==> run F: inputs <==
==> flow/design.v <==
module Decoder_Unit (
    input [1 : 0] DEC_ALU_FUNC,
    output reg DEC_Arith_Enable, DEC_Logic_Enable, DEC_CMP_Enable, DEC_Shift_Enable
);
always @(*) begin
    DEC_Arith_Enable = 1'b0;
    DEC_Logic_Enable = 1'b0;
    DEC_CMP_Enable   = 1'b0;
    DEC_Shift_Enable = 1'b0;
    case (DEC_ALU_FUNC)
        2'b00: DEC_Arith_Enable = 1'b1;
        2'b01: DEC_Logic_Enable = 1'b1;
        2'b10: DEC_CMP_Enable   = 1'b1;
        2'b11: DEC_Shift_Enable = 1'b1;
        default: begin
            DEC_Arith_Enable = 1'b0;
            DEC_Logic_Enable = 1'b0;
            DEC_CMP_Enable   = 1'b0;
            DEC_Shift_Enable = 1'b0; 
    end
    endcase
end
endmodule
module Arithmetic_Unit #(
    parameter A_WIDTH = 16,
    parameter B_WIDTH = 16
) (
    input clk,rst,
    input [A_WIDTH - 1 : 0] A,
    input [B_WIDTH - 1 : 0] B,
    input [1 : 0] Arith_ALU_FUNC,
    input Arith_Enable,
    output reg [A_WIDTH + B_WIDTH - 1 : 0] Arith_OUT,
    output reg Carry_OUT, Arith_Flag       
);
reg [A_WIDTH + B_WIDTH - 1 : 0] ADD_Signal;
always @(posedge clk or negedge rst) begin
    if(!rst) begin 
        Arith_OUT  <=  'b0;
        Carry_OUT  <= 1'b0; 
        Arith_Flag <= 1'b0; 
end
else begin
    Arith_Flag <= Arith_Enable;
    if(Arith_Enable) begin
        case (Arith_ALU_FUNC)
            2'b00: begin
                if (A_WIDTH >= B_WIDTH) begin
                    Arith_OUT <= A + B;
                    {Carry_OUT,ADD_Signal[A_WIDTH - 1 : 0]} <= A + B;
                end
                else begin
                    Arith_OUT <= A + B;
                    {Carry_OUT,ADD_Signal[B_WIDTH - 1 : 0]} <= A + B;
                end
            end
            2'b01: Arith_OUT <= A - B;
            2'b10: Arith_OUT <= A * B;
            2'b11: Arith_OUT <= (B == 0) ? 'b0 : A / B;
            default: begin
                Arith_OUT <=  'b0;
                Carry_OUT <= 1'b0; 
            end
        endcase 
    end
  end
end
endmodule
module Logic_Unit #(
    parameter A_WIDTH = 16,
    parameter B_WIDTH = 16
) (
    input clk,rst,
    input [A_WIDTH - 1 : 0] A,
    input [B_WIDTH - 1 : 0] B,
    input [1 : 0] Logic_ALU_FUNC,
    input Logic_Enable,
    output reg [A_WIDTH + B_WIDTH - 1 : 0] Logic_OUT,
    output reg Logic_Flag       
);
always @(posedge clk or negedge rst) begin
    if(!rst) begin
    Logic_OUT  <= 16'b0;
    Logic_Flag <= 1'b0;
end
else begin
    Logic_Flag <= Logic_Enable;
    if(Logic_Enable) begin
        case (Logic_ALU_FUNC)
            2'b00: Logic_OUT <=   A & B; 
            2'b01: Logic_OUT <=   A | B;
            2'b10: Logic_OUT <= ~(A & B);
            2'b11: Logic_OUT <= ~(A | B);
            default: begin
                Logic_OUT <= 16'b0;
            end
        endcase
    end
  end
end
endmodule
module CMP_Unit #(
    parameter A_WIDTH = 16,
    parameter B_WIDTH = 16
) (
    input clk,rst,
    input [A_WIDTH - 1 : 0] A,
    input [B_WIDTH - 1 : 0] B,    
    input [1 : 0] CMP_ALU_FUNC,
    input CMP_Enable,
    output reg [A_WIDTH + B_WIDTH - 1 : 0] CMP_OUT,
    output reg CMP_Flag       
);
always @(posedge clk or negedge rst) begin
    if(!rst) begin
       CMP_OUT  <= 16'b0;
       CMP_Flag <= 1'b0;
    end
    else begin
    CMP_Flag <= CMP_Enable;    
    if(CMP_Enable) begin
        case (CMP_ALU_FUNC)
            2'b00: CMP_OUT <= 16'b0; 
            2'b01: begin
                if( A == B)
                CMP_OUT <= 16'b1;
                else
                CMP_OUT <= 16'b0;
            end
            2'b10:begin
                if( A > B)
                CMP_OUT <= 16'b10;
                else
                CMP_OUT <= 16'b0;
            end
            2'b11:begin
                if( A < B)
                CMP_OUT <= 16'b11;
                else
                CMP_OUT <= 16'b0;
            end
            default: begin
                CMP_OUT <= 16'b0;
            end
        endcase
    end
  end
end
endmodule
module Shift_Unit #(
    parameter A_WIDTH = 16,
    parameter B_WIDTH = 16
) (
    input clk,rst,
    input [A_WIDTH - 1 : 0] A,
    input [B_WIDTH - 1 : 0] B,
    input [1 : 0] Shift_ALU_FUNC,
    input Shift_Enable,
    output reg [A_WIDTH + B_WIDTH - 1 : 0] Shift_OUT,
    output reg Shift_Flag       
);
always @(posedge clk or negedge rst) begin
  if(!rst) begin
    Shift_OUT  <= 16'b0;
    Shift_Flag <= 1'b0;
end
else begin
    Shift_Flag <= Shift_Enable;
    if(Shift_Enable) begin
        case (Shift_ALU_FUNC)
            2'b00: Shift_OUT <= A >> 1; 
            2'b01: Shift_OUT <= A << 1;
            2'b10: Shift_OUT <= B >> 1;
            2'b11: Shift_OUT <= B << 1;
            default: begin
                Shift_OUT <= 16'b0;
            end
        endcase
    end
  end
end
endmodule
module alu_top #(
    parameter A_WIDTH_TOP = 16,
    parameter B_WIDTH_TOP = 16
) (
    input   CLK,rst,
    input   [3 : 0] ALU_FUNC,
    input   [A_WIDTH_TOP - 1 : 0] A,
    input   [B_WIDTH_TOP - 1 : 0] B,
    output  [A_WIDTH_TOP + B_WIDTH_TOP - 1 : 0] Arith_OUT, Logic_OUT, CMP_OUT,Shift_OUT,
    output  Carry_OUT, Arith_Flag, Logic_Flag, CMP_Flag, Shift_Flag
);
wire Arith_EN, Logic_EN, CMP_EN, Shift_EN;
Decoder_Unit U0 (
    .DEC_ALU_FUNC(ALU_FUNC[3 : 2]),
    .DEC_Arith_Enable(Arith_EN),
    .DEC_Logic_Enable(Logic_EN),
    .DEC_CMP_Enable  (CMP_EN),
    .DEC_Shift_Enable(Shift_EN)
);
Arithmetic_Unit #(.A_WIDTH(A_WIDTH_TOP), .B_WIDTH(B_WIDTH_TOP)) U1 (
    .clk(CLK),
    .rst(rst),
    .A(A),
    .B(B),
    .Arith_ALU_FUNC(ALU_FUNC[1 : 0]),
    .Arith_Enable(Arith_EN),
    .Arith_OUT(Arith_OUT),
    .Carry_OUT(Carry_OUT),
    .Arith_Flag(Arith_Flag)
);
Logic_Unit #(.A_WIDTH(A_WIDTH_TOP), .B_WIDTH(B_WIDTH_TOP)) U2 (
    .clk(CLK),
    .rst(rst),
    .A(A),
    .B(B),
    .Logic_ALU_FUNC(ALU_FUNC[1 : 0]),
    .Logic_Enable(Logic_EN),
    .Logic_OUT(Logic_OUT),
    .Logic_Flag(Logic_Flag)
);
CMP_Unit #(.A_WIDTH(A_WIDTH_TOP), .B_WIDTH(B_WIDTH_TOP)) U3 (
    .clk(CLK),
    .rst(rst),
    .A(A),
    .B(B),
    .CMP_ALU_FUNC(ALU_FUNC[1 : 0]),
    .CMP_Enable(CMP_EN),
    .CMP_OUT(CMP_OUT),
    .CMP_Flag(CMP_Flag)
);
Shift_Unit #(.A_WIDTH(A_WIDTH_TOP), .B_WIDTH(B_WIDTH_TOP)) U4 (
    .clk(CLK),
    .rst(rst),
    .A(A),
    .B(B),
    .Shift_ALU_FUNC(ALU_FUNC[1 : 0]),
    .Shift_Enable(Shift_EN),
    .Shift_OUT(Shift_OUT),
    .Shift_Flag(Shift_Flag)
);
endmodule
==> flow/run.sh <==
#!/bin/bash
# the make line also repeats each setting of config.mk as NAME=value (left out here)
make -C /OpenROAD-flow-scripts/flow DESIGN_CONFIG=/design/flow/config.mk WORK_HOME=/design/flow/orfs CLKGATE_MAP_FILE= finish
==> flow/config.mk <==
export PLATFORM = sky130hd
export DESIGN_NAME = alu_top
export DESIGN_NICKNAME = alu_top
export VERILOG_FILES = /design/flow/design.v
export SDC_FILE = /design/flow/constraint.sdc
export NUM_CORES = 4
export LEC_CHECK = 0
export ABC_AREA = 0
export CAP_MARGIN = 15
export CORE_ASPECT_RATIO = 0.57
export CORE_MARGIN = 8
export CORE_UTILIZATION = 35
export CTS_CLUSTER_DIAMETER = 212
export CTS_CLUSTER_SIZE = 93
export GPL_ROUTABILITY_DRIVEN = 0
export GPL_TIMING_DRIVEN = 0
export HOLD_SLACK_MARGIN = 0.28
export MIN_ROUTING_LAYER = met1
export PLACE_DENSITY = 0.41
export SLEW_MARGIN = 0
export TNS_END_PERCENT = 25
==> flow/constraint.sdc <==
create_clock -name core_clock -period 166.0 [get_ports {CLK}]
set_input_delay 33.2000 -clock core_clock [delete_from_list [all_inputs] [get_ports {CLK}]]
set_output_delay 33.2000 -clock core_clock [all_outputs]
set_load 0.01 [all_outputs]
==> run M: changes against run F <==
Settings changed: ABC_AREA 0 to default, CAP_MARGIN 15 to 20, CORE_ASPECT_RATIO 0.57 to default, CORE_MARGIN 8 to 2, CORE_UTILIZATION 35 to 29, CTS_CLUSTER_DIAMETER 212 to default, CTS_CLUSTER_SIZE 93 to default, GPL_ROUTABILITY_DRIVEN 0 to default, GPL_TIMING_DRIVEN 0 to default, HOLD_SLACK_MARGIN 0.28 to default, MIN_ROUTING_LAYER met1 to default, PLACE_DENSITY 0.41 to default, SLEW_MARGIN 0 to 20, TNS_END_PERCENT 25 to default.
==> flow/constraint.sdc (replaced) <==
create_clock -name core_clock -period 131.0 [get_ports {CLK}]
set_input_delay 26.2000 -clock core_clock [delete_from_list [all_inputs] [get_ports {CLK}]]
set_output_delay 26.2000 -clock core_clock [all_outputs]
set_load 0.01 [all_outputs]
==> run C: changes against run F <==
Settings changed: CORE_ASPECT_RATIO 0.57 to default, CORE_MARGIN 8 to 2, CORE_UTILIZATION 35 to 66, CTS_CLUSTER_DIAMETER 212 to 261, CTS_CLUSTER_SIZE 93 to 68, GPL_ROUTABILITY_DRIVEN 0 to default, GPL_TIMING_DRIVEN 0 to default, HOLD_SLACK_MARGIN 0.28 to default, MAX_ROUTING_LAYER from default to met4, PLACE_DENSITY 0.41 to 0.61, SETUP_SLACK_MARGIN from default to 5.0, SLEW_MARGIN 0 to 20.
==> flow/constraint.sdc (replaced) <==
create_clock -name core_clock -period 102.0 [get_ports {CLK}]
set_input_delay 20.4000 -clock core_clock [delete_from_list [all_inputs] [get_ports {CLK}]]
set_output_delay 20.4000 -clock core_clock [all_outputs]
set_load 0.01 [all_outputs]
==> run D: changes against run F <==
Settings changed: ABC_AREA 0 to 1, CORE_ASPECT_RATIO 0.57 to 0.5, CORE_MARGIN 8 to 2, CORE_UTILIZATION 35 to 72, CTS_CLUSTER_DIAMETER 212 to 254, CTS_CLUSTER_SIZE 93 to 72, GPL_ROUTABILITY_DRIVEN 0 to default, GPL_TIMING_DRIVEN 0 to default, HOLD_SLACK_MARGIN 0.28 to default, PLACE_DENSITY 0.41 to default, PLACE_DENSITY_LB_ADDON from default to 0.0, SETUP_SLACK_MARGIN from default to 5.0.
==> flow/constraint.sdc (replaced) <==
create_clock -name core_clock -period 119.0 [get_ports {CLK}]
set_input_delay 23.8000 -clock core_clock [delete_from_list [all_inputs] [get_ports {CLK}]]
set_output_delay 23.8000 -clock core_clock [all_outputs]
set_load 0.01 [all_outputs]
==> comparison table <==
quantity	run F	run C	run D	run M
Outcome	complete, no violations	complete, no violations	complete, no violations	complete, no violations
Comb gates	4184	4188	4497	4184
Site Rows	89	85	58	129
Core Util, Final	38.8%	79.1%	79.2%	31.8%
Wire per inst	23.7 µm	22.3 µm	17.9 µm	19.4 µm
Endpoint of the worst hold-timing path	U4.Shift_OUT[8]	U4.Shift_OUT[4]	U1.Arith_OUT[29]	U2.Logic_OUT[8]
GR Layer Usage met2	33.3%	70.3%	70.0%	32.3%
Hold_ws	0.481 ns	0.477 ns	0.486 ns	0.477 ns
Global-route total usage across every layer	25.5%	46.7%	41.8%	19.2%
Top layer reached by signal wires	met5	met4	met5	met4
Routed via count divided by cell count	5.65	6.69	6.03	5.50
Final RePlAce weighted congestion	-	1.03	1.01	0.952
R2r worst-path depth	6	6	2	6
Proportion of cell area occupied by registers	4.58%	4.28%	4.55%	4.64%
ANT cells	0	2	1	1
Number of antenna violations at the first check in global routing	3	2	3	2
Net count of the finished layout	5754	5928	6633	5595
Synthesized area	36100 µm²	36100 µm²	37200 µm²	36100 µm²
